<file path="design/flow/run.sh">
#!/bin/bash
# the make line also repeats each setting of config.mk as NAME=value (left out here)
make -C /OpenROAD-flow-scripts/flow DESIGN_CONFIG=/design/flow/config.mk WORK_HOME=/design/flow/orfs CLKGATE_MAP_FILE= finish
</file>
<file path="design/flow/config.mk">
export PLATFORM = sky130hd
export DESIGN_NAME = minimax
export DESIGN_NICKNAME = minimax
export VERILOG_FILES = /design/flow/design.v
export SDC_FILE = /design/flow/constraint.sdc
export NUM_CORES = 4
export LEC_CHECK = 0
export CAP_MARGIN = 20
export CORE_MARGIN = 2
export CORE_UTILIZATION = 66
export MAX_ROUTING_LAYER = met4
export SETUP_SLACK_MARGIN = -0.75
export SLEW_MARGIN = 20
</file>
<file path="design/flow/constraint.sdc">
create_clock -name core_clock -period 10.7 [get_ports {clk}]
set_input_delay 2.1400 -clock core_clock [delete_from_list [all_inputs] [get_ports {clk}]]
set_output_delay 2.1400 -clock core_clock [all_outputs]
set_load 0.01 [all_outputs]
</file>
<file path="design/flow/design.v">
`timescale 1ns / 1ps
module score(
	 score,
	 grid, ai, opponent, clk
    );
output [8:0] score;
input [83:0] grid;
input [6:0] ai;
input [6:0] opponent;
input clk;
reg [8:0] score_r;
assign score = score_r;
wire clk;
wire [2:0] aithrees;
wire aifour;
reg aivert;
wire aihoriz;
reg [3:0] aihoriz_r;
assign aihoriz = |aihoriz_r;
wire aidiagup;
reg [3:0] aidiagup_r;
assign aidiagup = |aidiagup_r;
wire aidiagdown;
reg [3:0] aidiagdown_r;
assign aidiagdown = |aidiagdown_r;
assign aifour = aivert | aihoriz | aidiagup | aidiagdown;
reg aivert3;
reg [2:0] aihoriz3_r;
reg [2:0] aidiagup3_r;
reg [2:0] aidiagdown3_r;
assign aithrees = aihoriz3_r[2] + aihoriz3_r[1] + aihoriz3_r[0] + aidiagup3_r[2] + aidiagup3_r[1] + aidiagup3_r[0] + aidiagdown3_r[2] + aidiagdown3_r[1] + aidiagdown3_r[0] + aivert3;
wire [2:0] opponentthrees;
wire opponentfour;
reg opponentvert;
wire opponenthoriz;
reg [3:0] opponenthoriz_r;
assign opponenthoriz = |opponenthoriz_r;
wire opponentdiagup;
reg [3:0] opponentdiagup_r;
assign opponentdiagup = |opponentdiagup_r;
wire opponentdiagdown;
reg [3:0] opponentdiagdown_r;
assign opponentdiagdown = |opponentdiagdown_r;
assign opponentfour = opponentvert | opponenthoriz | opponentdiagup | opponentdiagdown;
reg opponentvert3;
reg [2:0] opponenthoriz3_r;
reg [2:0] opponentdiagup3_r;
reg [2:0] opponentdiagdown3_r;
assign opponentthrees = opponenthoriz3_r[2] + opponenthoriz3_r[1] + opponenthoriz3_r[0] + opponentdiagup3_r[2] + opponentdiagup3_r[1] + opponentdiagup3_r[0] + opponentdiagdown3_r[2] + opponentdiagdown3_r[1] + opponentdiagdown3_r[0] + opponentvert3;
always @ (*)
  begin
    if(ai > 41)
	 begin
	   aivert = grid[ai + 1  - 1] & grid[ai + 1  - 15] & grid[ai + 1  - 29] & grid[ai + 1  - 43];
	 end
	 else
	 begin
	   aivert = 0;
	 end
	 if(ai == 83 || ai == 69 || ai == 55 || ai == 41 || ai == 27 || ai == 13)
	 begin
	   aihoriz_r[0] = grid[ai + 1  - 1] & grid[ai + 1  - 3] & grid[ai + 1  - 5] & grid[ai + 1  - 7];
	   aihoriz_r[3:1] = 0;
	 end
	 else if(ai == 81 || ai == 67 || ai == 53 || ai == 39 || ai == 25 || ai == 11)
	 begin
		aihoriz_r[0] = grid[ai + 1  - 1] & grid[ai + 1  - 3] & grid[ai + 1  - 5] & grid[ai + 1  - 7];
	   aihoriz_r[1] = grid[ai + 1  - 1] & grid[ai + 1  - 3] & grid[ai + 1  - 5] & grid[ai + 1  + 1];
      aihoriz_r[3:2] = 0;
    end
	 else if(ai == 79 || ai == 65 || ai == 51 || ai == 37 || ai == 23 || ai == 9)
	 begin
		aihoriz_r[0] = grid[ai + 1  - 1] & grid[ai + 1  - 3] & grid[ai + 1  - 5] & grid[ai + 1  - 7];
	   aihoriz_r[1] = grid[ai + 1  - 1] & grid[ai + 1  - 3] & grid[ai + 1  - 5] & grid[ai + 1  + 1];
      aihoriz_r[2] = grid[ai + 1  - 1] & grid[ai + 1  - 3] & grid[ai + 1  + 3] & grid[ai + 1  + 1];
		aihoriz_r[3] = 0;
    end
	 else if(ai == 77 || ai == 63 || ai == 49 || ai == 35 || ai == 21 || ai == 7)
	 begin
		aihoriz_r[0] = grid[ai + 1  - 1] & grid[ai + 1  - 3] & grid[ai + 1  - 5] & grid[ai + 1  - 7];
	   aihoriz_r[1] = grid[ai + 1  - 1] & grid[ai + 1  - 3] & grid[ai + 1  - 5] & grid[ai + 1  + 1];
      aihoriz_r[2] = grid[ai + 1  - 1] & grid[ai + 1  - 3] & grid[ai + 1  + 3] & grid[ai + 1  + 1];
		aihoriz_r[3] = grid[ai + 1  - 1] & grid[ai + 1  + 5] & grid[ai + 1  + 3] & grid[ai + 1  + 1];
    end
	 else if(ai == 75 || ai == 61 || ai == 47 || ai == 33 || ai == 19 || ai == 5)
    begin
		aihoriz_r[0] = 0;
	   aihoriz_r[1] = grid[ai + 1  - 1] & grid[ai + 1  - 3] & grid[ai + 1  - 5] & grid[ai + 1  + 1];
      aihoriz_r[2] = grid[ai + 1  - 1] & grid[ai + 1  - 3] & grid[ai + 1  + 3] & grid[ai + 1  + 1];
		aihoriz_r[3] = grid[ai + 1  - 1] & grid[ai + 1  + 5] & grid[ai + 1  + 3] & grid[ai + 1  + 1];
    end
	 else if(ai == 73 || ai == 59 || ai == 45 || ai == 31 || ai == 17 || ai == 3)
	 begin
		aihoriz_r[1:0] = 0;     
	   aihoriz_r[2] = grid[ai + 1  - 1] & grid[ai + 1  - 3] & grid[ai + 1  + 3] & grid[ai + 1  + 1];
		aihoriz_r[3] = grid[ai + 1  - 1] & grid[ai + 1  + 5] & grid[ai + 1  + 3] & grid[ai + 1  + 1];
    end
	 else if(ai == 71 || ai == 57 || ai == 43 || ai == 29 || ai == 15 || ai == 1)
	 begin  
		aihoriz_r[2:0] = 0;
		aihoriz_r[3] = grid[ai + 1  - 1] & grid[ai + 1  + 5] & grid[ai + 1  + 3] & grid[ai + 1  + 1];
    end
	 else
	 begin
	   aihoriz_r = 0;
	 end
	 if(ai == 77 || ai == 75|| ai == 73 || ai == 71 || ai == 57 || ai == 43)
	 begin
	   aidiagup_r[0] = grid[ai + 1  - 1] & grid[ai + 1  - 13] & grid[ai + 1  - 25] & grid[ai + 1  - 37];
	   aidiagup_r[3:1] = 0;
	 end
	 else if(ai == 63 || ai == 61 || ai == 59 || ai == 45)
	 begin
	   aidiagup_r[0] = grid[ai + 1  - 1] & grid[ai + 1  - 13] & grid[ai + 1  - 25] & grid[ai + 1  - 37];
	   aidiagup_r[1] = grid[ai + 1  - 1] & grid[ai + 1  - 13] & grid[ai + 1  - 25] & grid[ai + 1  + 11];
      aidiagup_r[3:2] = 0;
    end
	 else if(ai == 49 || ai == 47)
	 begin
	   aidiagup_r[0] = grid[ai + 1  - 1] & grid[ai + 1  - 13] & grid[ai + 1  - 25] & grid[ai + 1  - 37];
	   aidiagup_r[1] = grid[ai + 1  - 1] & grid[ai + 1  - 13] & grid[ai + 1  - 25] & grid[ai + 1  + 11];
      aidiagup_r[2] = grid[ai + 1  - 1] & grid[ai + 1  - 13] & grid[ai + 1  + 23] & grid[ai + 1  + 11];
      aidiagup_r[3] = 0;
	 end
	 else if(ai == 13 || ai == 11 || ai == 9 || ai == 7 || ai == 27 || ai == 41)
	 begin
		aidiagup_r[0] = 0;
	   aidiagup_r[1] = 0;
      aidiagup_r[2] = 0;
      aidiagup_r[3] = grid[ai + 1  - 1] & grid[ai + 1  + 35] & grid[ai + 1  + 23] & grid[ai + 1  + 11];
	 end
	 else if(ai == 25 || ai == 23 || ai == 21 || ai == 39)
	 begin
	   aidiagup_r[0] = 0;
	   aidiagup_r[1] = 0;
      aidiagup_r[2] = grid[ai + 1  - 1] & grid[ai + 1  - 13] & grid[ai + 1  + 23] & grid[ai + 1  + 11];
      aidiagup_r[3] = grid[ai + 1  - 1] & grid[ai + 1  + 35] & grid[ai + 1  + 23] & grid[ai + 1  + 11];
	 end
	 else if(ai == 37 || ai == 35)
	 begin
	   aidiagup_r[0] = 0;
	   aidiagup_r[1] = grid[ai + 1  - 1] & grid[ai + 1  - 13] & grid[ai + 1  - 25] & grid[ai + 1  + 11];
      aidiagup_r[2] = grid[ai + 1  - 1] & grid[ai + 1  - 13] & grid[ai + 1  + 23] & grid[ai + 1  + 11];
      aidiagup_r[3] = grid[ai + 1  - 1] & grid[ai + 1  + 35] & grid[ai + 1  + 23] & grid[ai + 1  + 11];
	 end
	 else if(ai == 51 || ai == 33)
	 begin
	   aidiagup_r[0] = 0;
	   aidiagup_r[1] = grid[ai + 1  - 1] & grid[ai + 1  - 13] & grid[ai + 1  - 25] & grid[ai + 1  + 11];
      aidiagup_r[2] = grid[ai + 1  - 1] & grid[ai + 1  - 13] & grid[ai + 1  + 23] & grid[ai + 1  + 11];
      aidiagup_r[3] = 0;
	 end
	 else if(ai == 19 || ai == 53)
	 begin
	   aidiagup_r[0] = 0;
	   aidiagup_r[1] = 0;
      aidiagup_r[2] = grid[ai + 1  - 1] & grid[ai + 1  - 13] & grid[ai + 1  + 23] & grid[ai + 1  + 11];
      aidiagup_r[3] = 0;
	 end
	 else if(ai == 65 || ai == 31)
	 begin
	   aidiagup_r[0] = 0;
	   aidiagup_r[1] = grid[ai + 1  - 1] & grid[ai + 1  - 13] & grid[ai + 1  - 25] & grid[ai + 1  + 11];
      aidiagup_r[2] = 0;
      aidiagup_r[3] = 0;    
	 end
	 else
	 begin
	   aidiagup_r = 0;
	 end
	 if(ai == 7 || ai == 5 || ai == 3 || ai == 1 || ai == 15 || ai == 29)
	 begin
	   aidiagdown_r[0] = grid[ai + 1  - 1] & grid[ai + 1  + 15] & grid[ai + 1  + 31] & grid[ai + 1  + 47];
	   aidiagdown_r[3:1] = 0;
	 end
	 else if(ai == 21 || ai == 19 || ai == 17 || ai == 31)
	 begin
      aidiagdown_r[0] = grid[ai + 1  - 1] & grid[ai + 1  + 15] & grid[ai + 1  + 31] & grid[ai + 1  + 47];
	   aidiagdown_r[1] = grid[ai + 1  - 1] & grid[ai + 1  + 15] & grid[ai + 1  + 31] & grid[ai + 1  - 17];
      aidiagdown_r[3:2] = 0;
    end
	 else if(ai == 35 || ai == 33)
	 begin
	   aidiagdown_r[0] = grid[ai + 1  - 1] & grid[ai + 1  + 15] & grid[ai + 1  + 31] & grid[ai + 1  + 47];
	   aidiagdown_r[1] = grid[ai + 1  - 1] & grid[ai + 1  + 15] & grid[ai + 1  + 31] & grid[ai + 1  - 17];
      aidiagdown_r[2] = grid[ai + 1  - 1] & grid[ai + 1  + 15] & grid[ai + 1  - 33] & grid[ai + 1  - 17];
	   aidiagdown_r[3] = 0;
	 end
	 else if(ai == 83 || ai == 81 || ai == 79 || ai == 77 || ai == 69 || ai == 55)
	 begin
		aidiagdown_r[0] = 0;
	   aidiagdown_r[1] = 0;
      aidiagdown_r[2] = 0;
      aidiagdown_r[3] = grid[ai + 1  - 1] & grid[ai + 1  - 49] & grid[ai + 1  - 33] & grid[ai + 1  - 17];
    end
	 else if(ai == 67 || ai == 65 || ai == 63 || ai == 53)
	 begin
	   aidiagdown_r[0] = 0;
	   aidiagdown_r[1] = 0;
      aidiagdown_r[2] = grid[ai + 1  - 1] & grid[ai + 1  + 15] & grid[ai + 1  - 33] & grid[ai + 1  - 17];
	   aidiagdown_r[3] = grid[ai + 1  - 1] & grid[ai + 1  - 49] & grid[ai + 1  - 33] & grid[ai + 1  - 17];
	 end
	 else if(ai == 51 || ai == 49)
	 begin
	   aidiagdown_r[0] = 0;
      aidiagdown_r[1] = grid[ai + 1  - 1] & grid[ai + 1  + 15] & grid[ai + 1  + 31] & grid[ai + 1  - 17];
      aidiagdown_r[2] = grid[ai + 1  - 1] & grid[ai + 1  + 15] & grid[ai + 1  - 33] & grid[ai + 1  - 17];
      aidiagdown_r[3] = grid[ai + 1  - 1] & grid[ai + 1  - 49] & grid[ai + 1  - 33] & grid[ai + 1  - 17];
	 end
	 else if(ai == 37 || ai == 47)
	 begin
	   aidiagdown_r[0] = 0;
      aidiagdown_r[1] = grid[ai + 1  - 1] & grid[ai + 1  + 15] & grid[ai + 1  + 31] & grid[ai + 1  - 17];
      aidiagdown_r[2] = grid[ai + 1  - 1] & grid[ai + 1  + 15] & grid[ai + 1  - 33] & grid[ai + 1  - 17];
      aidiagdown_r[3] = 0;
	 end
	 else if(ai == 61 || ai == 39)
	 begin
	   aidiagdown_r[0] = 0;
	   aidiagdown_r[1] = 0;
      aidiagdown_r[2] = grid[ai + 1  - 1] & grid[ai + 1  + 15] & grid[ai + 1  - 33] & grid[ai + 1  - 17];
      aidiagdown_r[3] = 0;
	 end
	 else if(ai == 23 || ai == 45)
	 begin
	   aidiagdown_r[0] = 0;
      aidiagdown_r[1] = grid[ai + 1  - 1] & grid[ai + 1  + 15] & grid[ai + 1  + 31] & grid[ai + 1  - 17];
      aidiagdown_r[2] = 0;
      aidiagdown_r[3] = 0;    
	 end
	 else
	 begin
	   aidiagdown_r = 0;
	 end
    if(ai > 27)
	 begin
	   aivert3 = grid[ai + 1  - 1] & grid[ai + 1  - 15] & grid[ai + 1  - 29];
	 end
	 else
	 begin
	   aivert3 = 0;
	 end
	 if(ai == 83 || ai == 69 || ai == 55 || ai == 41 || ai == 27 || ai == 13)
	 begin
	   aihoriz3_r[0] = grid[ai + 1  - 1] & grid[ai + 1  - 3] & grid[ai + 1  - 5];
	   aihoriz3_r[2:1] = 0;
	 end
	 else if(ai == 81 || ai == 67 || ai == 53 || ai == 39 || ai == 25 || ai == 11)
	 begin
		aihoriz3_r[0] = grid[ai + 1  - 1] & grid[ai + 1  - 3] & grid[ai + 1  - 5];
	   aihoriz3_r[1] = grid[ai + 1  - 1] & grid[ai + 1  - 3] & grid[ai + 1  + 1];
      aihoriz3_r[2] = 0;
    end
	 else if(ai == 79 || ai == 65 || ai == 51 || ai == 37 || ai == 23 || ai == 9 || ai == 77 || ai == 63 || ai == 49 || ai == 35 || ai == 21 || ai == 7 || ai == 75 || ai == 61 || ai == 47 || ai == 33 || ai == 19 || ai == 5)
	 begin
		aihoriz3_r[0] = grid[ai + 1  - 1] & grid[ai + 1  - 3] & grid[ai + 1  - 5];
	   aihoriz3_r[1] = grid[ai + 1  - 1] & grid[ai + 1  - 3] & grid[ai + 1  + 1];
      aihoriz3_r[2] = grid[ai + 1  - 1] & grid[ai + 1  + 3] & grid[ai + 1  + 1];
    end
	 else if(ai == 73 || ai == 59 || ai == 45 || ai == 31 || ai == 17 || ai == 3)
	 begin
		aihoriz3_r[0] = 0;     
	   aihoriz3_r[1] = grid[ai + 1  - 1] & grid[ai + 1  - 3] & grid[ai + 1  + 1];
      aihoriz3_r[2] = grid[ai + 1  - 1] & grid[ai + 1  + 3] & grid[ai + 1  + 1];
    end
	 else if(ai == 71 || ai == 57 || ai == 43 || ai == 29 || ai == 15 || ai == 1)
	 begin  
		aihoriz3_r[1:0] = 0;
		aihoriz3_r[2] = grid[ai + 1  - 1] & grid[ai + 1  + 3] & grid[ai + 1  + 1];
    end
	 else
	 begin
	   aihoriz3_r = 0;
	 end
	 if(ai == 79 || ai == 77 || ai == 75|| ai == 73 || ai == 71 || ai == 57 || ai == 43 || ai == 29)
	 begin
	   aidiagup3_r[0] = grid[ai + 1  - 1] & grid[ai + 1  - 13] & grid[ai + 1  - 25];
	   aidiagup3_r[2:1] = 0;
	 end
	 else if(ai == 65 || ai == 63 || ai == 61 || ai == 59 || ai == 45 || ai == 31)
	 begin
	   aidiagup3_r[0] = grid[ai + 1  - 1] & grid[ai + 1  - 13] & grid[ai + 1  - 25];
	   aidiagup3_r[1] = grid[ai + 1  - 1] & grid[ai + 1  - 13] & grid[ai + 1  + 11];
      aidiagup3_r[2] = 0;
    end
	 else if(ai == 51 || ai == 49 || ai == 47 || ai == 37 || ai == 35 || ai == 33)
	 begin
	   aidiagup3_r[0] = grid[ai + 1  - 1] & grid[ai + 1  - 13] & grid[ai + 1  - 25];
	   aidiagup3_r[1] = grid[ai + 1  - 1] & grid[ai + 1  - 13] & grid[ai + 1  + 11];
      aidiagup3_r[2] = grid[ai + 1  - 1] & grid[ai + 1  + 23] & grid[ai + 1  + 11];
	 end
	 else if(ai == 13 || ai == 11 || ai == 9 || ai == 7 || ai == 5 || ai == 27 || ai == 41 || ai == 55)
	 begin
		aidiagup3_r[0] = 0;
	   aidiagup3_r[1] = 0;
      aidiagup3_r[2] = grid[ai + 1  - 1] & grid[ai + 1  + 23] & grid[ai + 1  + 11];
	 end
	 else if(ai == 25 || ai == 23 || ai == 21 || ai == 19 || ai == 39 ||ai == 53)
	 begin
	   aidiagup3_r[0] = 0;
	   aidiagup3_r[1] = grid[ai + 1  - 1] & grid[ai + 1  - 13] & grid[ai + 1  + 11];
      aidiagup3_r[2] = grid[ai + 1  - 1] & grid[ai + 1  + 23] & grid[ai + 1  + 11];
	 end
	 else if(ai == 17 || ai == 67)
	 begin
	   aidiagup3_r[0] = 0;
	   aidiagup3_r[1] = grid[ai + 1  - 1] & grid[ai + 1  - 13] & grid[ai + 1  + 11];
      aidiagup3_r[2] = 0;
	 end
	 else
	 begin
	   aidiagup3_r = 0;
	 end
	 if(ai == 9 || ai == 7 || ai == 5|| ai == 3 || ai == 1 || ai == 15 || ai == 29 || ai == 43)
	 begin
	 	aidiagdown3_r[0] = grid[ai + 1  - 1] & grid[ai + 1  + 15] & grid[ai + 1  + 31];
	   aidiagdown3_r[2:1] = 0;
	 end
	 else if(ai == 23 || ai == 21 || ai == 19 || ai == 17 || ai == 31 || ai == 45)
	 begin
	 	aidiagdown3_r[0] = grid[ai + 1  - 1] & grid[ai + 1  + 15] & grid[ai + 1  + 31];
	   aidiagdown3_r[1] = grid[ai + 1  - 1] & grid[ai + 1  + 15] & grid[ai + 1  - 17];
      aidiagdown3_r[2] = 0;
    end
	 else if(ai == 51 || ai == 49 || ai == 47 || ai == 37 || ai == 35 || ai == 33)
	 begin
	 	aidiagdown3_r[0] = grid[ai + 1  - 1] & grid[ai + 1  + 15] & grid[ai + 1  + 31];
	   aidiagdown3_r[1] = grid[ai + 1  - 1] & grid[ai + 1  + 15] & grid[ai + 1  - 17];
      aidiagdown3_r[2] = grid[ai + 1  - 1] & grid[ai + 1  - 33] & grid[ai + 1  - 17];
	 end
	 else if(ai == 83 || ai == 81 || ai == 79 || ai == 77 || ai == 75 || ai == 69 || ai == 55 || ai == 41)
	 begin
		aidiagdown3_r[0] = 0;
	   aidiagdown3_r[1] = 0;
      aidiagdown3_r[2] = grid[ai + 1  - 1] & grid[ai + 1  - 33] & grid[ai + 1  - 17];
	 end
	 else if(ai == 67 || ai == 65 || ai == 63 || ai == 61 || ai == 53 ||ai == 39)
	 begin
	   aidiagdown3_r[0] = 0;
	   aidiagdown3_r[1] = grid[ai + 1  - 1] & grid[ai + 1  + 15] & grid[ai + 1  - 17];
      aidiagdown3_r[2] = grid[ai + 1  - 1] & grid[ai + 1  - 33] & grid[ai + 1  - 17];
	 end
	 else if(ai == 59 || ai == 25)
	 begin
	   aidiagdown3_r[0] = 0;
	   aidiagdown3_r[1] = grid[ai + 1  - 1] & grid[ai + 1  + 15] & grid[ai + 1  - 17];
      aidiagdown3_r[2] = 0;
	 end
	 else
	 begin
	   aidiagdown3_r = 0;
	 end
    if(opponent + 1 > 41)
	 begin
	   opponentvert = grid[opponent + 1 - 1] & grid[opponent + 1 - 15] & grid[opponent + 1 - 29] & grid[opponent + 1 - 43];
	 end
	 else
	 begin
	   opponentvert = 0;
	 end
	 if(opponent + 1 == 83 || opponent + 1 == 69 || opponent + 1 == 55 || opponent + 1 == 41 || opponent + 1 == 27 || opponent + 1 == 13)
	 begin
	   opponenthoriz_r[0] = grid[opponent + 1 - 1] & grid[opponent + 1 - 3] & grid[opponent + 1 - 5] & grid[opponent + 1 - 7];
	   opponenthoriz_r[3:1] = 0;
	 end
	 else if(opponent + 1 == 81 || opponent + 1 == 67 || opponent + 1 == 53 || opponent + 1 == 39 || opponent + 1 == 25 || opponent + 1 == 11)
	 begin
		opponenthoriz_r[0] = grid[opponent + 1 - 1] & grid[opponent + 1 - 3] & grid[opponent + 1 - 5] & grid[opponent + 1 - 7];
	   opponenthoriz_r[1] = grid[opponent + 1 - 1] & grid[opponent + 1 - 3] & grid[opponent + 1 - 5] & grid[opponent + 1 + 1];
      opponenthoriz_r[3:2] = 0;
    end
	 else if(opponent + 1 == 79 || opponent + 1 == 65 || opponent + 1 == 51 || opponent + 1 == 37 || opponent + 1 == 23 || opponent + 1 == 9)
	 begin
		opponenthoriz_r[0] = grid[opponent + 1 - 1] & grid[opponent + 1 - 3] & grid[opponent + 1 - 5] & grid[opponent + 1 - 7];
	   opponenthoriz_r[1] = grid[opponent + 1 - 1] & grid[opponent + 1 - 3] & grid[opponent + 1 - 5] & grid[opponent + 1 + 1];
      opponenthoriz_r[2] = grid[opponent + 1 - 1] & grid[opponent + 1 - 3] & grid[opponent + 1 + 3] & grid[opponent + 1 + 1];
		opponenthoriz_r[3] = 0;
    end
	 else if(opponent + 1 == 77 || opponent + 1 == 63 || opponent + 1 == 49 || opponent + 1 == 35 || opponent + 1 == 21 || opponent + 1 == 7)
	 begin
		opponenthoriz_r[0] = grid[opponent + 1 - 1] & grid[opponent + 1 - 3] & grid[opponent + 1 - 5] & grid[opponent + 1 - 7];
	   opponenthoriz_r[1] = grid[opponent + 1 - 1] & grid[opponent + 1 - 3] & grid[opponent + 1 - 5] & grid[opponent + 1 + 1];
      opponenthoriz_r[2] = grid[opponent + 1 - 1] & grid[opponent + 1 - 3] & grid[opponent + 1 + 3] & grid[opponent + 1 + 1];
		opponenthoriz_r[3] = grid[opponent + 1 - 1] & grid[opponent + 1 + 5] & grid[opponent + 1 + 3] & grid[opponent + 1 + 1];
    end
	 else if(opponent + 1 == 75 || opponent + 1 == 61 || opponent + 1 == 47 || opponent + 1 == 33 || opponent + 1 == 19 || opponent + 1 == 5)
    begin
		opponenthoriz_r[0] = 0;
	   opponenthoriz_r[1] = grid[opponent + 1 - 1] & grid[opponent + 1 - 3] & grid[opponent + 1 - 5] & grid[opponent + 1 + 1];
      opponenthoriz_r[2] = grid[opponent + 1 - 1] & grid[opponent + 1 - 3] & grid[opponent + 1 + 3] & grid[opponent + 1 + 1];
		opponenthoriz_r[3] = grid[opponent + 1 - 1] & grid[opponent + 1 + 5] & grid[opponent + 1 + 3] & grid[opponent + 1 + 1];
    end
	 else if(opponent + 1 == 73 || opponent + 1 == 59 || opponent + 1 == 45 || opponent + 1 == 31 || opponent + 1 == 17 || opponent + 1 == 3)
	 begin
		opponenthoriz_r[1:0] = 0;     
	   opponenthoriz_r[2] = grid[opponent + 1 - 1] & grid[opponent + 1 - 3] & grid[opponent + 1 + 3] & grid[opponent + 1 + 1];
		opponenthoriz_r[3] = grid[opponent + 1 - 1] & grid[opponent + 1 + 5] & grid[opponent + 1 + 3] & grid[opponent + 1 + 1];
    end
	 else if(opponent + 1 == 71 || opponent + 1 == 57 || opponent + 1 == 43 || opponent + 1 == 29 || opponent + 1 == 15 || opponent + 1 == 1)
	 begin  
		opponenthoriz_r[2:0] = 0;
		opponenthoriz_r[3] = grid[opponent + 1 - 1] & grid[opponent + 1 + 5] & grid[opponent + 1 + 3] & grid[opponent + 1 + 1];
    end
	 else
	 begin
	   opponenthoriz_r = 0;
	 end
	 if(opponent + 1 == 77 || opponent + 1 == 75|| opponent + 1 == 73 || opponent + 1 == 71 || opponent + 1 == 57 || opponent + 1 == 43)
	 begin
	   opponentdiagup_r[0] = grid[opponent + 1 - 1] & grid[opponent + 1 - 13] & grid[opponent + 1 - 25] & grid[opponent + 1 - 37];
	   opponentdiagup_r[3:1] = 0;
	 end
	 else if(opponent + 1 == 63 || opponent + 1 == 61 || opponent + 1 == 59 || opponent + 1 == 45)
	 begin
	   opponentdiagup_r[0] = grid[opponent + 1 - 1] & grid[opponent + 1 - 13] & grid[opponent + 1 - 25] & grid[opponent + 1 - 37];
	   opponentdiagup_r[1] = grid[opponent + 1 - 1] & grid[opponent + 1 - 13] & grid[opponent + 1 - 25] & grid[opponent + 1 + 11];
      opponentdiagup_r[3:2] = 0;
    end
	 else if(opponent + 1 == 49 || opponent + 1 == 47)
	 begin
	   opponentdiagup_r[0] = grid[opponent + 1 - 1] & grid[opponent + 1 - 13] & grid[opponent + 1 - 25] & grid[opponent + 1 - 37];
	   opponentdiagup_r[1] = grid[opponent + 1 - 1] & grid[opponent + 1 - 13] & grid[opponent + 1 - 25] & grid[opponent + 1 + 11];
      opponentdiagup_r[2] = grid[opponent + 1 - 1] & grid[opponent + 1 - 13] & grid[opponent + 1 + 23] & grid[opponent + 1 + 11];
      opponentdiagup_r[3] = 0;
	 end
	 else if(opponent + 1 == 13 || opponent + 1 == 11 || opponent + 1 == 9 || opponent + 1 == 7 || opponent + 1 == 27 || opponent + 1 == 41)
	 begin
		opponentdiagup_r[0] = 0;
	   opponentdiagup_r[1] = 0;
      opponentdiagup_r[2] = 0;
      opponentdiagup_r[3] = grid[opponent + 1 - 1] & grid[opponent + 1 + 35] & grid[opponent + 1 + 23] & grid[opponent + 1 + 11];
	 end
	 else if(opponent + 1 == 25 || opponent + 1 == 23 || opponent + 1 == 21 || opponent + 1 == 39)
	 begin
	   opponentdiagup_r[0] = 0;
	   opponentdiagup_r[1] = 0;
      opponentdiagup_r[2] = grid[opponent + 1 - 1] & grid[opponent + 1 - 13] & grid[opponent + 1 + 23] & grid[opponent + 1 + 11];
      opponentdiagup_r[3] = grid[opponent + 1 - 1] & grid[opponent + 1 + 35] & grid[opponent + 1 + 23] & grid[opponent + 1 + 11];
	 end
	 else if(opponent + 1 == 37 || opponent + 1 == 35)
	 begin
	   opponentdiagup_r[0] = 0;
	   opponentdiagup_r[1] = grid[opponent + 1 - 1] & grid[opponent + 1 - 13] & grid[opponent + 1 - 25] & grid[opponent + 1 + 11];
      opponentdiagup_r[2] = grid[opponent + 1 - 1] & grid[opponent + 1 - 13] & grid[opponent + 1 + 23] & grid[opponent + 1 + 11];
      opponentdiagup_r[3] = grid[opponent + 1 - 1] & grid[opponent + 1 + 35] & grid[opponent + 1 + 23] & grid[opponent + 1 + 11];
	 end
	 else if(opponent + 1 == 51 || opponent + 1 == 33)
	 begin
	   opponentdiagup_r[0] = 0;
	   opponentdiagup_r[1] = grid[opponent + 1 - 1] & grid[opponent + 1 - 13] & grid[opponent + 1 - 25] & grid[opponent + 1 + 11];
      opponentdiagup_r[2] = grid[opponent + 1 - 1] & grid[opponent + 1 - 13] & grid[opponent + 1 + 23] & grid[opponent + 1 + 11];
      opponentdiagup_r[3] = 0;
	 end
	 else if(opponent + 1 == 19 || opponent + 1 == 53)
	 begin
	   opponentdiagup_r[0] = 0;
	   opponentdiagup_r[1] = 0;
      opponentdiagup_r[2] = grid[opponent + 1 - 1] & grid[opponent + 1 - 13] & grid[opponent + 1 + 23] & grid[opponent + 1 + 11];
      opponentdiagup_r[3] = 0;
	 end
	 else if(opponent + 1 == 65 || opponent + 1 == 31)
	 begin
	   opponentdiagup_r[0] = 0;
	   opponentdiagup_r[1] = grid[opponent + 1 - 1] & grid[opponent + 1 - 13] & grid[opponent + 1 - 25] & grid[opponent + 1 + 11];
      opponentdiagup_r[2] = 0;
      opponentdiagup_r[3] = 0;    
	 end
	 else
	 begin
	   opponentdiagup_r = 0;
	 end
	 if(opponent + 1 == 7 || opponent + 1 == 5 || opponent + 1 == 3 || opponent + 1 == 1 || opponent + 1 == 15 || opponent + 1 == 29)
	 begin
	   opponentdiagdown_r[0] = grid[opponent + 1 - 1] & grid[opponent + 1 + 15] & grid[opponent + 1 + 31] & grid[opponent + 1 + 47];
	   opponentdiagdown_r[3:1] = 0;
	 end
	 else if(opponent + 1 == 21 || opponent + 1 == 19 || opponent + 1 == 17 || opponent + 1 == 31)
	 begin
      opponentdiagdown_r[0] = grid[opponent + 1 - 1] & grid[opponent + 1 + 15] & grid[opponent + 1 + 31] & grid[opponent + 1 + 47];
	   opponentdiagdown_r[1] = grid[opponent + 1 - 1] & grid[opponent + 1 + 15] & grid[opponent + 1 + 31] & grid[opponent + 1 - 17];
      opponentdiagdown_r[3:2] = 0;
    end
	 else if(opponent + 1 == 35 || opponent + 1 == 33)
	 begin
	   opponentdiagdown_r[0] = grid[opponent + 1 - 1] & grid[opponent + 1 + 15] & grid[opponent + 1 + 31] & grid[opponent + 1 + 47];
	   opponentdiagdown_r[1] = grid[opponent + 1 - 1] & grid[opponent + 1 + 15] & grid[opponent + 1 + 31] & grid[opponent + 1 - 17];
      opponentdiagdown_r[2] = grid[opponent + 1 - 1] & grid[opponent + 1 + 15] & grid[opponent + 1 - 33] & grid[opponent + 1 - 17];
	   opponentdiagdown_r[3] = 0;
	 end
	 else if(opponent + 1 == 83 || opponent + 1 == 81 || opponent + 1 == 79 || opponent + 1 == 77 || opponent + 1 == 69 || opponent + 1 == 55)
	 begin
		opponentdiagdown_r[0] = 0;
	   opponentdiagdown_r[1] = 0;
      opponentdiagdown_r[2] = 0;
      opponentdiagdown_r[3] = grid[opponent + 1 - 1] & grid[opponent + 1 - 49] & grid[opponent + 1 - 33] & grid[opponent + 1 - 17];
    end
	 else if(opponent + 1 == 67 || opponent + 1 == 65 || opponent + 1 == 63 || opponent + 1 == 53)
	 begin
	   opponentdiagdown_r[0] = 0;
	   opponentdiagdown_r[1] = 0;
      opponentdiagdown_r[2] = grid[opponent + 1 - 1] & grid[opponent + 1 + 15] & grid[opponent + 1 - 33] & grid[opponent + 1 - 17];
	   opponentdiagdown_r[3] = grid[opponent + 1 - 1] & grid[opponent + 1 - 49] & grid[opponent + 1 - 33] & grid[opponent + 1 - 17];
	 end
	 else if(opponent + 1 == 51 || opponent + 1 == 49)
	 begin
	   opponentdiagdown_r[0] = 0;
      opponentdiagdown_r[1] = grid[opponent + 1 - 1] & grid[opponent + 1 + 15] & grid[opponent + 1 + 31] & grid[opponent + 1 - 17];
      opponentdiagdown_r[2] = grid[opponent + 1 - 1] & grid[opponent + 1 + 15] & grid[opponent + 1 - 33] & grid[opponent + 1 - 17];
      opponentdiagdown_r[3] = grid[opponent + 1 - 1] & grid[opponent + 1 - 49] & grid[opponent + 1 - 33] & grid[opponent + 1 - 17];
	 end
	 else if(opponent + 1 == 37 || opponent + 1 == 47)
	 begin
	   opponentdiagdown_r[0] = 0;
      opponentdiagdown_r[1] = grid[opponent + 1 - 1] & grid[opponent + 1 + 15] & grid[opponent + 1 + 31] & grid[opponent + 1 - 17];
      opponentdiagdown_r[2] = grid[opponent + 1 - 1] & grid[opponent + 1 + 15] & grid[opponent + 1 - 33] & grid[opponent + 1 - 17];
      opponentdiagdown_r[3] = 0;
	 end
	 else if(opponent + 1 == 61 || opponent + 1 == 39)
	 begin
	   opponentdiagdown_r[0] = 0;
	   opponentdiagdown_r[1] = 0;
      opponentdiagdown_r[2] = grid[opponent + 1 - 1] & grid[opponent + 1 + 15] & grid[opponent + 1 - 33] & grid[opponent + 1 - 17];
      opponentdiagdown_r[3] = 0;
	 end
	 else if(opponent + 1 == 23 || opponent + 1 == 45)
	 begin
	   opponentdiagdown_r[0] = 0;
      opponentdiagdown_r[1] = grid[opponent + 1 - 1] & grid[opponent + 1 + 15] & grid[opponent + 1 + 31] & grid[opponent + 1 - 17];
      opponentdiagdown_r[2] = 0;
      opponentdiagdown_r[3] = 0;    
	 end
	 else
	 begin
	   opponentdiagdown_r = 0;
	 end
    if(opponent + 1 > 27)
	 begin
	   opponentvert3 = grid[opponent + 1 - 1] & grid[opponent + 1 - 15] & grid[opponent + 1 - 29];
	 end
	 else
	 begin
	   opponentvert3 = 0;
	 end
	 if(opponent + 1 == 83 || opponent + 1 == 69 || opponent + 1 == 55 || opponent + 1 == 41 || opponent + 1 == 27 || opponent + 1 == 13)
	 begin
	   opponenthoriz3_r[0] = grid[opponent + 1 - 1] & grid[opponent + 1 - 3] & grid[opponent + 1 - 5];
	   opponenthoriz3_r[2:1] = 0;
	 end
	 else if(opponent + 1 == 81 || opponent + 1 == 67 || opponent + 1 == 53 || opponent + 1 == 39 || opponent + 1 == 25 || opponent + 1 == 11)
	 begin
		opponenthoriz3_r[0] = grid[opponent + 1 - 1] & grid[opponent + 1 - 3] & grid[opponent + 1 - 5];
	   opponenthoriz3_r[1] = grid[opponent + 1 - 1] & grid[opponent + 1 - 3] & grid[opponent + 1 + 1];
      opponenthoriz3_r[2] = 0;
    end
	 else if(opponent + 1 == 79 || opponent + 1 == 65 || opponent + 1 == 51 || opponent + 1 == 37 || opponent + 1 == 23 || opponent + 1 == 9 || opponent + 1 == 77 || opponent + 1 == 63 || opponent + 1 == 49 || opponent + 1 == 35 || opponent + 1 == 21 || opponent + 1 == 7 || opponent + 1 == 75 || opponent + 1 == 61 || opponent + 1 == 47 || opponent + 1 == 33 || opponent + 1 == 19 || opponent + 1 == 5)
	 begin
		opponenthoriz3_r[0] = grid[opponent + 1 - 1] & grid[opponent + 1 - 3] & grid[opponent + 1 - 5];
	   opponenthoriz3_r[1] = grid[opponent + 1 - 1] & grid[opponent + 1 - 3] & grid[opponent + 1 + 1];
      opponenthoriz3_r[2] = grid[opponent + 1 - 1] & grid[opponent + 1 + 3] & grid[opponent + 1 + 1];
    end
	 else if(opponent + 1 == 73 || opponent + 1 == 59 || opponent + 1 == 45 || opponent + 1 == 31 || opponent + 1 == 17 || opponent + 1 == 3)
	 begin
		opponenthoriz3_r[0] = 0;     
	   opponenthoriz3_r[1] = grid[opponent + 1 - 1] & grid[opponent + 1 - 3] & grid[opponent + 1 + 1];
      opponenthoriz3_r[2] = grid[opponent + 1 - 1] & grid[opponent + 1 + 3] & grid[opponent + 1 + 1];
    end
	 else if(opponent + 1 == 71 || opponent + 1 == 57 || opponent + 1 == 43 || opponent + 1 == 29 || opponent + 1 == 15 || opponent + 1 == 1)
	 begin  
		opponenthoriz3_r[1:0] = 0;
		opponenthoriz3_r[2] = grid[opponent + 1 - 1] & grid[opponent + 1 + 3] & grid[opponent + 1 + 1];
    end
	 else
	 begin
	   opponenthoriz3_r = 0;
	 end
	 if(opponent + 1 == 79 || opponent + 1 == 77 || opponent + 1 == 75|| opponent + 1 == 73 || opponent + 1 == 71 || opponent + 1 == 57 || opponent + 1 == 43 || opponent + 1 == 29)
	 begin
	   opponentdiagup3_r[0] = grid[opponent + 1 - 1] & grid[opponent + 1 - 13] & grid[opponent + 1 - 25];
	   opponentdiagup3_r[2:1] = 0;
	 end
	 else if(opponent + 1 == 65 || opponent + 1 == 63 || opponent + 1 == 61 || opponent + 1 == 59 || opponent + 1 == 45 || opponent + 1 == 31)
	 begin
	   opponentdiagup3_r[0] = grid[opponent + 1 - 1] & grid[opponent + 1 - 13] & grid[opponent + 1 - 25];
	   opponentdiagup3_r[1] = grid[opponent + 1 - 1] & grid[opponent + 1 - 13] & grid[opponent + 1 + 11];
      opponentdiagup3_r[2] = 0;
    end
	 else if(opponent + 1 == 51 || opponent + 1 == 49 || opponent + 1 == 47 || opponent + 1 == 37 || opponent + 1 == 35 || opponent + 1 == 33)
	 begin
	   opponentdiagup3_r[0] = grid[opponent + 1 - 1] & grid[opponent + 1 - 13] & grid[opponent + 1 - 25];
	   opponentdiagup3_r[1] = grid[opponent + 1 - 1] & grid[opponent + 1 - 13] & grid[opponent + 1 + 11];
      opponentdiagup3_r[2] = grid[opponent + 1 - 1] & grid[opponent + 1 + 23] & grid[opponent + 1 + 11];
	 end
	 else if(opponent + 1 == 13 || opponent + 1 == 11 || opponent + 1 == 9 || opponent + 1 == 7 || opponent + 1 == 5 || opponent + 1 == 27 || opponent + 1 == 41 || opponent + 1 == 55)
	 begin
		opponentdiagup3_r[0] = 0;
	   opponentdiagup3_r[1] = 0;
      opponentdiagup3_r[2] = grid[opponent + 1 - 1] & grid[opponent + 1 + 23] & grid[opponent + 1 + 11];
	 end
	 else if(opponent + 1 == 25 || opponent + 1 == 23 || opponent + 1 == 21 || opponent + 1 == 19 || opponent + 1 == 39 ||opponent + 1 == 53)
	 begin
	   opponentdiagup3_r[0] = 0;
	   opponentdiagup3_r[1] = grid[opponent + 1 - 1] & grid[opponent + 1 - 13] & grid[opponent + 1 + 11];
      opponentdiagup3_r[2] = grid[opponent + 1 - 1] & grid[opponent + 1 + 23] & grid[opponent + 1 + 11];
	 end
	 else if(opponent + 1 == 17 || opponent + 1 == 67)
	 begin
	   opponentdiagup3_r[0] = 0;
	   opponentdiagup3_r[1] = grid[opponent + 1 - 1] & grid[opponent + 1 - 13] & grid[opponent + 1 + 11];
      opponentdiagup3_r[2] = 0;
	 end
	 else
	 begin
	   opponentdiagup3_r = 0;
	 end
	 if(opponent + 1 == 9 || opponent + 1 == 7 || opponent + 1 == 5|| opponent + 1 == 3 || opponent + 1 == 1 || opponent + 1 == 15 || opponent + 1 == 29 || opponent + 1 == 43)
	 begin
	 	opponentdiagdown3_r[0] = grid[opponent + 1 - 1] & grid[opponent + 1 + 15] & grid[opponent + 1 + 31];
	   opponentdiagdown3_r[2:1] = 0;
	 end
	 else if(opponent + 1 == 23 || opponent + 1 == 21 || opponent + 1 == 19 || opponent + 1 == 17 || opponent + 1 == 31 || opponent + 1 == 45)
	 begin
	 	opponentdiagdown3_r[0] = grid[opponent + 1 - 1] & grid[opponent + 1 + 15] & grid[opponent + 1 + 31];
	   opponentdiagdown3_r[1] = grid[opponent + 1 - 1] & grid[opponent + 1 + 15] & grid[opponent + 1 - 17];
      opponentdiagdown3_r[2] = 0;
    end
	 else if(opponent + 1 == 51 || opponent + 1 == 49 || opponent + 1 == 47 || opponent + 1 == 37 || opponent + 1 == 35 || opponent + 1 == 33)
	 begin
	 	opponentdiagdown3_r[0] = grid[opponent + 1 - 1] & grid[opponent + 1 + 15] & grid[opponent + 1 + 31];
	   opponentdiagdown3_r[1] = grid[opponent + 1 - 1] & grid[opponent + 1 + 15] & grid[opponent + 1 - 17];
      opponentdiagdown3_r[2] = grid[opponent + 1 - 1] & grid[opponent + 1 - 33] & grid[opponent + 1 - 17];
	 end
	 else if(opponent + 1 == 83 || opponent + 1 == 81 || opponent + 1 == 79 || opponent + 1 == 77 || opponent + 1 == 75 || opponent + 1 == 69 || opponent + 1 == 55 || opponent + 1 == 41)
	 begin
		opponentdiagdown3_r[0] = 0;
	   opponentdiagdown3_r[1] = 0;
      opponentdiagdown3_r[2] = grid[opponent + 1 - 1] & grid[opponent + 1 - 33] & grid[opponent + 1 - 17];
	 end
	 else if(opponent + 1 == 67 || opponent + 1 == 65 || opponent + 1 == 63 || opponent + 1 == 61 || opponent + 1 == 53 ||opponent + 1 == 39)
	 begin
	   opponentdiagdown3_r[0] = 0;
	   opponentdiagdown3_r[1] = grid[opponent + 1 - 1] & grid[opponent + 1 + 15] & grid[opponent + 1 - 17];
      opponentdiagdown3_r[2] = grid[opponent + 1 - 1] & grid[opponent + 1 - 33] & grid[opponent + 1 - 17];
	 end
	 else if(opponent + 1 == 59 || opponent + 1 == 25)
	 begin
	   opponentdiagdown3_r[0] = 0;
	   opponentdiagdown3_r[1] = grid[opponent + 1 - 1] & grid[opponent + 1 + 15] & grid[opponent + 1 - 17];
      opponentdiagdown3_r[2] = 0;
	 end
	 else
	 begin
	   opponentdiagdown3_r = 0;
	 end
	 if(aifour)
	 begin
	   score_r = 9'b111111111;
	 end
	 else if(opponentfour)
	 begin
	   score_r = 0;
	 end
	 else
	 begin
	   if (ai % 14 > 7)
		begin
		  score_r = (200 + 10 * aithrees - 10 * opponentthrees + 14 - (ai % 14))% 512;
		end
		else
	   begin
		  score_r = (200 + 10 * aithrees - 10 * opponentthrees + ai % 14) % 512;
		end   
	 end
  end
endmodule
`timescale 1ns / 1ps
module minimax(
   opt, move,
   grid, column_counts, player, sw, clk
);
input [83:0] grid;
input [20:0] column_counts;
input player;
input sw;
input clk;
output [6:0] opt;
output move;
reg [83:0] grid_copy;
reg [83:0] grid_copy_2;
reg aimoved;
reg opponentmoved;
reg [6:0] ai;
reg [6:0] opponent;
reg [2:0] index;
reg move_r;
assign move = move_r;
reg initial_score;
reg [6:0] count;  
reg [2:0] column;
reg [6:0] opt_r;
assign opt = opt_r;
wire [8:0] optscore;
reg [8:0] optscore_r;
assign optscore = optscore_r;
wire [8:0] score;
wire [8:0] curscore;
reg [8:0] curscore_r;
assign curscore = curscore_r;
score score_(
   .score (score),
   .grid (grid_copy_2), .ai (ai), .opponent (opponent), .clk (clk)
    );
always @(posedge clk)
begin
  if (player == 0 || !sw)
  begin
    count = 0;
    move_r = 0;
    optscore_r = 0;
    opt_r = 1;
	 curscore_r = 0;
  end
  else if (count == 105)
  begin
    if(curscore >= optscore && aimoved)
    begin
      opt_r = ai;
      optscore_r = curscore_r;
    end
    move_r = 1;
    count = (count + 1) % 128;
  end
  else if (count > 105)
  begin
    move_r = 0;
  end
  else if (count % 15 == 0)
  begin
    if(count == 0)
    begin
      optscore_r = 0;
    end
    else if(curscore >= optscore && aimoved)
    begin
      opt_r = ai;
      optscore_r = curscore_r;
    end
	 initial_score = 1;
    if(column_counts[(count / 15)*3 + 2-:3] < 6)
    begin
	   column = (count / 15) % 8;
      grid_copy = grid;
      grid_copy[13 - (count / 15)*2 + column_counts[(count / 15)*3 + 2-:3] * 14-:2] = 2'b10;
      aimoved = 1;
      ai = (13 - (count / 15)*2 + column_counts[(count / 15)*3 + 2-:3] * 14) % 128;
    end
    else
    begin
      grid_copy = grid;
      aimoved = 0;
      ai = 1;
		column = 0;
    end
    count = (count + 1) % 128;
  end
  else if ((count % 15) % 2 == 1)
  begin
    if(aimoved)
	   begin
      if(column_counts[(((count % 15) - 1)/2)* 3 +2-:3] < 6 && (((count % 15) - 1)/2) != column)
      begin
        grid_copy_2 = grid_copy;
        grid_copy_2[14 - (count % 15) + column_counts[(((count % 15) - 1)/2)* 3 + 2-:3] * 14-:2] = 2'b01;
        opponentmoved = 1;
        opponent = (13 - (count % 15) + column_counts[(((count % 15) - 1)/2)* 3 + 2-:3] * 14)% 128;
      end
	   else if (ai < 70 && (((count % 15) - 1)/2) == column)
	   begin
	     grid_copy_2 = grid_copy;
        grid_copy_2[ai + 14-:2] = 2'b01;
        opponentmoved = 1;
        opponent = (ai + 13)% 128;
	   end
      else
      begin
        grid_copy_2 = grid_copy;
        opponentmoved = 0;
        opponent = 0;
      end
	 end
	 else
	 begin
	   grid_copy_2 = grid_copy;
      opponentmoved = 0;
      opponent = 0;
	 end
    count = (count + 1) % 128;
  end
  else
  begin
    if ((score < curscore || initial_score) && aimoved && opponentmoved)
    begin
      curscore_r = score;
		initial_score = 0;
    end
    count = (count + 1) % 128;
  end
end
endmodule
</file>
==> results of run 1 <==
-- repair_timing --
| item | CTS | global route |
|---|---|---|
| gates resized | 0 | 42 |
| hold buffers | 0 | 0 |
| endpoints found under the setup margin | 0 | 73 |
| setup buffers | 0 | 5 |
-- area by class of cell --
cell class	instances	area, um2
multi-input combinational	2969	21860
clock inverter	18	180.2
tap	592	740.7
fill	3134	9741
inverter	155	583.1
timing repair buffer	511	4252
sequential	219	6256
clock buffer	26	608.1
-- layer usage --
metal / GRT usage / vias to the layer above / wire length [um] / share of wire
met5: - / - / 0 / 0
met4: 0.2471 / 0 / 7973 / 0.073
met3: 0.1139 / 752 / 15730 / 0.14
met2: 0.6940 / 2952 / 46170 / 0.42
met1: 0.5952 / 14850 / 39470 / 0.36
li1: - / 14130 / - / -
==> impl_metrics.tcl, run 1 <==
# place-and-route summary
set metrics [dict create \
    vias 32680 \
    powerDensity_nw_per_um2 148.1 \
    grt_max_degree 88 \
    crit_path_end_kind "flop" \
    ant_nets 0 \
    yosys_cells 3570 \
    so_faults "negative setup slack" \
    crit_start "opponent[0]$_SDFFCE_PN0P_" \
    synthTopLogicFamily "AND-OR/OR-AND gates" \
    path_max_fanout 13 \
    flop_cell "edfxtp_1" \
    fp_util 0.6675 \
    power.share.clock 0.164 \
    grt_pass1_vias 30720 \
    hp-start "optscore_r[7]$_SDFFE_PP0P_" \
    avgSynthCellArea_um2 8.269 \
    yosys_area_um2 29520 \
    io_buffers 114 \
    path_delay_family "adder cells" \
    status "failed layout checks" \
    hpwl_mm 83.70 \
    drt_iter0_drc 6453 \
    ys_ff 219 \
    seqPwrFrac 0.193 \
    ys_sh_simple 0.2046 \
    p_int_mw 2.802 \
    core_um2 44220 \
    synthAdderAreaFrac 0.07595 \
    finalClockSkew_ps 32.48 \
    yosysTopAreaCell "edfxtp_1" \
    num_antenna_cells 0 \
    critPathKind "reg2reg" \
    topCellsByArea "edfxtp_1, mux4_2, ha_1" \
    crit_cells 48 \
    p_comb_mw 3.28 \
    swShare 0.4511 \
    overflow 0 \
    xor_area_frac 0.05349 \
    cpMaxStageDelayCell "mux4_2" \
    root_buffer "clkbuf_16" \
    dp_slack_ps -360.1 \
    ys_sh_aoi 0.2448 \
    track_usage 0.4686 \
    antenna_found_initial 1 \
    warnings 72 \
    gp_congestion 1.218 \
    p_seq_mw 0.983 \
    hold_violations 0 \
    synthesis.nets 3842 \
    fin_crit_sh 1.030 \
    stdcell_area_um2 34480 \
    r2r_cells 48 \
    place_inst 4439 \
    final_cells 4490 \
    postSynthSeqShare 0.2119 \
    r2r-start "opponent[0]$_SDFFCE_PN0P_" \
    grt_pass1_wl_mm 169.2 \
    setup_viol 58 \
    clockBufferDepth 3 \
    holdPathStages 2 \
    numClockSinks 219 \
    htreeDepth 1 \
    power_mw 5.105 \
    routed_wl_mm 109.3 \
    synthTopCellsByCount "nand2_1, nor2_1, o21ai_0, a21oi_1, edfxtp_1" \
    worstPathArrival_ps 11480 \
    fin_ws_ps -318.3 \
    start_kind "flop" \
    crit_buf_inv 8 \
    final_max_slew_viol_count 0 \
    top_area_frac 0.1902 \
    remaining_drc_errors 0 \
    endpoint "curscore_r[0]$_SDFFE_PP0P_" \
    syn_area_um2 29520 \
    area_delta_synth_final_pct 16.81 \
    fin_util 0.7797 \
    ios 116 \
    ys_types 114 \
    die_x_um 215.5 \
    dr.pass1.iters 19 \
    insertion_delay_ps 550 \
    maxCapViolations 0 \
    p_leak_nw 13.35 \
    rows 77 \
    p_switching_mw 2.303 \
    hold_path.class "reg2reg" \
    crit_top_cell "ha_1" \
    die_h_um 215.5 \
    dieArea_um2 46430 \
    min_period_ps 11020 \
    cts_buffers 24 \
    nets 4152 \
    slew_headroom 0.2211 \
    post_dp_cell_area_um2 33460 \
    wl_per_cell_um 24.35 \
    p_clk_mw 0.839 \
    max_stage_delay_ps 570 \
    cts_tree "built" \
    power_frac_comb 0.643 \
    synth_top_cell_by_count "nand2_1" \
    r2r-end "curscore_r[0]$_SDFFE_PP0P_" \
    required_ps 11160 \
    mux_share 0.1527 \
    path_clk_slew_ps 70 \
    whs_endpoint "optscore_r[7]$_SDFFE_PP0P_" \
    regToRegSetupSlack_ps -320 \
    edf_count 187 \
    yosysWarnings 2 \
    fmax_ghz 0.09076 \
    tightest_slew_ps 1159 \
    via_per_inst 7.278 \
    whs_ps 492.4 \
    synthArstFlopShare 0 \
    final.setup.tns_ps -7502 \
    vdd.ir_drop.worst_mv 0.2370 \
    synthesis.instances 3570 \
    maxPowerGroup "combinational logic" \
]
==> inputs of run 2 (changes only) <==
Settings changed: CELL_PAD_IN_SITES_GLOBAL_PLACEMENT set to 3, CORE_UTILIZATION 66 to 40, GPL_ROUTABILITY_DRIVEN set to 0, MAX_ROUTING_LAYER met4 to unset, SETUP_SLACK_MARGIN -0.75 to unset.
Clock period 10.7 ns to 9.95 ns, I/O delays scaled along.
==> impl_metrics.tcl, run 2 <==
# place-and-route summary
set metrics [dict create \
    root_buffer "clkbuf_16" \
    flop_cell "edfxtp_1" \
    p_switching_mw 3.130 \
    swShare 0.4548 \
    synthTopCellsByCount "nand2_1, nor2_1, o21ai_0, a21oi_1, edfxtp_1" \
    remaining_drc_errors 0 \
    p_int_mw 3.752 \
    antenna_found_initial 1 \
    final_max_slew_viol_count 0 \
    yosys_area_um2 29520 \
    start_kind "flop" \
    p_comb_mw 5.07 \
    max_stage_delay_ps 560 \
    r2r-end "curscore_r[0]$_SDFFE_PP0P_" \
    synthAdderAreaFrac 0.07595 \
    numClockSinks 219 \
    io_buffers 114 \
    min_period_ps 10630 \
    topCellsByArea "edfxtp_1, mux4_2, ha_1" \
    hold_violations 0 \
    grt_pass1_vias 32430 \
    hpwl_mm 108.2 \
    die_x_um 275.7 \
    mux_share 0.1527 \
    synthTopLogicFamily "AND-OR/OR-AND gates" \
    xor_area_frac 0.05349 \
    rows 99 \
    power.share.clock 0.110 \
    synth_top_cell_by_count "nand2_1" \
    endpoint "curscore_r[0]$_SDFFE_PP0P_" \
    p_leak_nw 16.45 \
    slew_headroom 0.1354 \
    nets 4667 \
    tightest_slew_ps 1297 \
    dr.pass1.iters 8 \
    ys_ff 219 \
    track_usage 0.3439 \
    cts_tree "built" \
    clockBufferDepth 3 \
    r2r_cells 51 \
    insertion_delay_ps 520 \
    ant_nets 0 \
    so_faults "negative setup slack" \
    synthesis.instances 3570 \
    overflow 0 \
    fin_ws_ps -680.1 \
    rsz0062_at_grt "yes" \
    whs_endpoint "optscore_r[8]$_SDFFE_PP0P_" \
    syn_area_um2 29520 \
    p_seq_mw 1.06 \
    critPathKind "reg2reg" \
    maxCapViolations 0 \
    fin_crit_sh 1.068 \
    maxPowerGroup "combinational logic" \
    r2r-start "opponent[0]$_SDFFCE_PN0P_" \
    path_max_fanout 8 \
    yosys_cells 3570 \
    wl_per_cell_um 25.01 \
    final_cells 5366 \
    ys_sh_simple 0.2046 \
    setup_viol 76 \
    hold_path.class "reg2reg" \
    crit_path_end_kind "flop" \
    status "failed layout checks" \
    postSynthSeqShare 0.2119 \
    holdPathStages 2 \
    power_frac_comb 0.737 \
    grt_max_degree 78 \
    synthArstFlopShare 0 \
    grt_pass1_wl_mm 201.0 \
    ios 116 \
    required_ps 10400 \
    ys_sh_aoi 0.2448 \
    die_h_um 275.7 \
    routed_wl_mm 134.2 \
    cts_buffers 19 \
    drt_iter0_drc 3514 \
    power_mw 6.882 \
    crit_top_cell "inv_2" \
    vdd.ir_drop.worst_mv 0.2286 \
    fmax_ghz 0.09407 \
    synthesis.nets 3842 \
    vias 33510 \
    dieArea_um2 75990 \
    htreeDepth 1 \
    crit_start "opponent[0]$_SDFFCE_PN0P_" \
    yosysTopAreaCell "edfxtp_1" \
    path_clk_slew_ps 70 \
    finalClockSkew_ps 13.68 \
    edf_count 187 \
    regToRegSetupSlack_ps -680 \
    num_antenna_cells 0 \
    hp-start "optscore_r[8]$_SDFFE_PP0P_" \
    worstPathArrival_ps 11080 \
    powerDensity_nw_per_um2 166.1 \
    dp_slack_ps -1053 \
    top_area_frac 0.1902 \
    core_um2 72960 \
    p_clk_mw 0.756 \
    avgSynthCellArea_um2 8.269 \
    area_delta_synth_final_pct 40.40 \
    ys_types 114 \
    warnings 73 \
    via_per_inst 6.245 \
    path_delay_family "adder cells" \
    yosysWarnings 2 \
    fp_util 0.4046 \
    crit_buf_inv 12 \
    cpMaxStageDelayCell "fa_1" \
    place_inst 5264 \
    crit_cells 51 \
    seqPwrFrac 0.153 \
]
[run 2: routing by layer]
layer | part of all wire | track usage
met1 | 0.41 | 0.4525
met2 | 0.47 | 0.5776
met4 | 0.053 | 0.1485
met3 | 0.069 | 0.02975
met5 | 0 | 0
[run 2: layout make-up]
cell class,count,area (um2)
clock buffers,21,483.0
clock inverters,12,127.6
fillers,6576,31510
inverters,155,606.8
multi-input cells,2970,24280
flip-flops and latches,219,6261
well taps,959,1200
repair buffers,1030,8483
[run 2: timing repair]
item,4_1_cts,5_1_grt
setup endpoints to repair,127,174
hold buffers,0,0
hold endpoints to repair,0,0
gates cloned,3,1
setup buffers,46,28
pin swaps,93,92
resized,179,189
[run 2: through the flow]
step,utilization,TNS [ps],cell area (um2),hold WS [ps]
after floorplan,-,-21530,30950,448.0
after global placement,0.5278,-22240,38510,464.9
final,0.5681,-12940,41450,490.7
after detailed placement,0.5278,-49460,38510,474.8
after global routing,0.5681,-53600,41450,509.5
after CTS,0.5525,-7647,40310,490.4
==> inputs of run 3 (changes only) <==
Settings changed: ABC_AREA set to 0, CELL_PAD_IN_SITES_DETAIL_PLACEMENT set to 0, CELL_PAD_IN_SITES_GLOBAL_PLACEMENT 3 to 0, CORE_ASPECT_RATIO set to 1.13, CORE_UTILIZATION 40 to 58, CTS_CLUSTER_DIAMETER set to 220, GPL_ROUTABILITY_DRIVEN 0 to unset, GPL_TIMING_DRIVEN set to 1, SLEW_MARGIN 20 to 25, TNS_END_PERCENT set to 5.
Clock period 9.95 ns to 5.96 ns, I/O delays scaled along.
==> impl_metrics.tcl, run 3 <==
# place-and-route summary
set metrics [dict create \
    power_frac_comb 0.712 \
    synthesis.instances 3570 \
    so_faults "negative setup slack" \
    mux_share 0.1527 \
    vias 38300 \
    powerDensity_nw_per_um2 271.6 \
    dieArea_um2 52720 \
    ys_types 114 \
    ios 116 \
    crit_top_cell "ha_4" \
    postSynthSeqShare 0.2119 \
    r2r-end "grid_copy_2[39]$_DFFE_PP_" \
    synthesis.nets 3842 \
    remaining_drc_errors 0 \
    fin_ws_ps -4916 \
    whs_ps 503.4 \
    final_max_slew_viol_count 0 \
    gr-usage-met2 0.8121 \
    ys_sh_simple 0.2046 \
    fmax_ghz 0.09195 \
    fp_util 0.5895 \
    top_usage_layer "met2" \
    setup_viol 196 \
    p_clk_mw 1.58 \
    hold_path.class "reg2reg" \
    p_seq_mw 1.76 \
    synthTopCellsByCount "nand2_1, nor2_1, o21ai_0, a21oi_1, edfxtp_1" \
    synthTopLogicFamily "AND-OR/OR-AND gates" \
    cts_buffers 23 \
    flop_area_um2 6261 \
    drt_iter0_drc 6728 \
    cpMaxStageDelayCell "fa_1" \
    power.share.clock 0.136 \
    antenna_found_initial 7 \
    synth_top_cell_by_count "nand2_1" \
    seqPwrFrac 0.152 \
    yosysWarnings 2 \
    warnings 75 \
    rows 87 \
    top_area_frac 0.1902 \
    synthAdderAreaFrac 0.07595 \
    ys_ff 219 \
    crit_path_end_kind "flop" \
    xor_area_frac 0.05349 \
    tightest_slew_ps 1411 \
    fin_crit_sh 1.825 \
    wl_per_cell_um 26.61 \
    regToRegSetupSlack_ps -4920 \
    worstPathArrival_ps 11200 \
    flop_cell "edfxtp_1" \
    status "failed layout checks" \
    rsz0062_at_grt "yes" \
    gp_congestion 1.176 \
    yosysTopAreaCell "edfxtp_1" \
    topCellsByArea "edfxtp_1, mux4_2, ha_1" \
    whs_endpoint "optscore_r[5]$_SDFFE_PP0P_" \
    use_met3 0.1213 \
    p_switching_mw 5.298 \
    start_kind "flop" \
    die_h_um 243.8 \
    core_um2 50070 \
    swShare 0.4564 \
    slew_headroom 0.05085 \
    power_mw 11.61 \
    hpwl_mm 101.0 \
    finalClockSkew_ps 45.13 \
    syn_area_um2 29520 \
    yosys_cells 3570 \
    hold_buffers 0 \
    dr.pass1.iters 13 \
    grt_pass1_vias 37120 \
    synthArstFlopShare 0 \
    required_ps 6280 \
    edf_count 187 \
    root_buffer "clkbuf_16" \
    ys_sh_aoi 0.2448 \
    area_delta_synth_final_pct 44.79 \
    hold_violations 0 \
    min_period_ps 10880 \
    routed_wl_mm 143.0 \
    via_per_inst 7.128 \
    crit_start "count[2]$_SDFFE_PP0P_" \
    grt_use_met1 0.5849 \
    ant_nets 0 \
    htreeDepth 1 \
    r2r_cells 53 \
    crit_buf_inv 8 \
    nFillCells 2718 \
    grt_max_degree 93 \
    yosys_area_um2 29520 \
    grt_pass1_wl_mm 209.8 \
    crit_cells 53 \
    overflow 0 \
    hp-start "optscore_r[5]$_SDFFE_PP0P_" \
    holdPathStages 2 \
    p_comb_mw 8.27 \
    nets 4958 \
    avgSynthCellArea_um2 8.269 \
    path_delay_family "simple AND/OR/NAND/NOR gates" \
    final.setup.tns_ps -739370 \
    path_clk_slew_ps 70 \
    r2r-start "count[2]$_SDFFE_PP0P_" \
    logic_area_um2 23610 \
    path_max_fanout 7 \
    numClockSinks 219 \
    p_int_mw 6.311 \
    insertion_delay_ps 600 \
    vdd.ir_drop.worst_mv 0.6900 \
    endpoint "grid_copy_2[39]$_DFFE_PP_" \
    p_leak_nw 17.65 \
    die_x_um 216.2 \
    cts_tree "built" \
    clockBufferDepth 3 \
    maxCapViolations 0 \
    io_buffers 114 \
    track_usage 0.5067 \
    critPathKind "reg2reg" \
    max_stage_delay_ps 550 \
    maxPowerGroup "combinational logic" \
]
[run 3: metal layers]
metal	share of wire	vias up
met5	0.00018	-
met4	0.11	4
met3	0.13	1279
met2	0.43	3696
met1	0.33	17580
li1	-	15740
[run 3: through the flow]
step	cells	worst slack, ps	instance area, um2	utilization
CTS	5359	-4406	42030	0.8393
global placement	5303	-4535	40320	0.8052
floorplan	3570	-4460	30420	-
detailed placement	5303	-4877	40320	0.8052
global route	5369	-5199	42730	0.8534
finish	5373	-4916	42740	0.8536
[run 3: area by class of cell]
type,count,area share
diodes,4,0.0002342
clock buffers,25,0.01364
clock inverters,16,0.004684
inverters,155,0.01443
multi-input cells,2970,0.5523
flip-flops and latches,219,0.1465
well taps,667,0.01953
repair buffers,1317,0.2487
[run 3: what timing repair did]
| action | CTS | global route |
|---|---|---|
| cloned | 1 | 0 |
| endpoints found under the setup margin | 196 | 196 |
| hold endpoints to repair | 0 | 0 |
| gates resized | 206 | 151 |
| buffers inserted | 15 | 10 |
| pin swaps | 86 | 60 |
==> inputs of run 4 (changes only) <==
Settings changed: ABC_AREA 0 to unset, CELL_PAD_IN_SITES_DETAIL_PLACEMENT 0 to unset, CELL_PAD_IN_SITES_GLOBAL_PLACEMENT 0 to unset, CORE_ASPECT_RATIO 1.13 to unset, CORE_UTILIZATION 58 to 59, CTS_CLUSTER_DIAMETER 220 to unset, GPL_TIMING_DRIVEN 1 to unset, SLEW_MARGIN 25 to 20, TNS_END_PERCENT 5 to unset.
==> impl_metrics.tcl, run 4 <==
# flow metrics
set metrics [dict create \
    root_buffer "clkbuf_16" \
    stop_stage "global routing (5_1_grt)" \
    ys_types 114 \
    die_h_um 227.7 \
    syn_area_um2 29520 \
    ios 116 \
    yosysWarnings 2 \
    avgSynthCellArea_um2 8.269 \
    xor_area_frac 0.05349 \
    top_area_frac 0.1902 \
    post_dp_cell_area_um2 40850 \
    place_inst 5298 \
    postSynthSeqShare 0.2119 \
    synthArstFlopShare 0 \
    numClockSinks 219 \
    synth_top_cell_by_count "nand2_1" \
    rows 81 \
    synthesis.nets 3842 \
    yosys_cells 3570 \
    overflow 7 \
    status "did not finish" \
    ys_sh_simple 0.2046 \
    clockBufferDepth 3 \
    die_x_um 227.7 \
    mux_share 0.1527 \
    fp_util 0.6006 \
    synthTopLogicFamily "AND-OR/OR-AND gates" \
    synthTopCellsByCount "nand2_1, nor2_1, o21ai_0, a21oi_1, edfxtp_1" \
    topCellsByArea "edfxtp_1, mux4_2, ha_1" \
    ys_sh_aoi 0.2448 \
    stop_error "[ERROR GRT-0116] Global routing finished with congestion. Check the congestion regions in the DRC Viewer." \
    hpwl_mm 104.0 \
    ys_ff 219 \
    track_usage 0.7173 \
    io_buffers 114 \
    flop_cell "edfxtp_1" \
    yosys_area_um2 29520 \
    dieArea_um2 51840 \
    synthAdderAreaFrac 0.07595 \
    hold_buffers 0 \
    edf_count 187 \
    cts_buffers 23 \
    dp_slack_ps -4916 \
    gp_congestion 1.182 \
    yosysTopAreaCell "edfxtp_1" \
    core_um2 49150 \
    htreeDepth 1 \
    synthesis.instances 3570 \
]
-- run 4: metal layers --
metal	GRT usage	GRT overflow
met3	0.5290	1
met2	0.8990	0
met4	0.7343	3
met5	0.2694	3
met1	0.7179	0
-- run 4: repair_timing --
action,in CTS
buffers inserted,101
gates resized,319
setup endpoints to repair,196
pin swaps,144
cloned,4
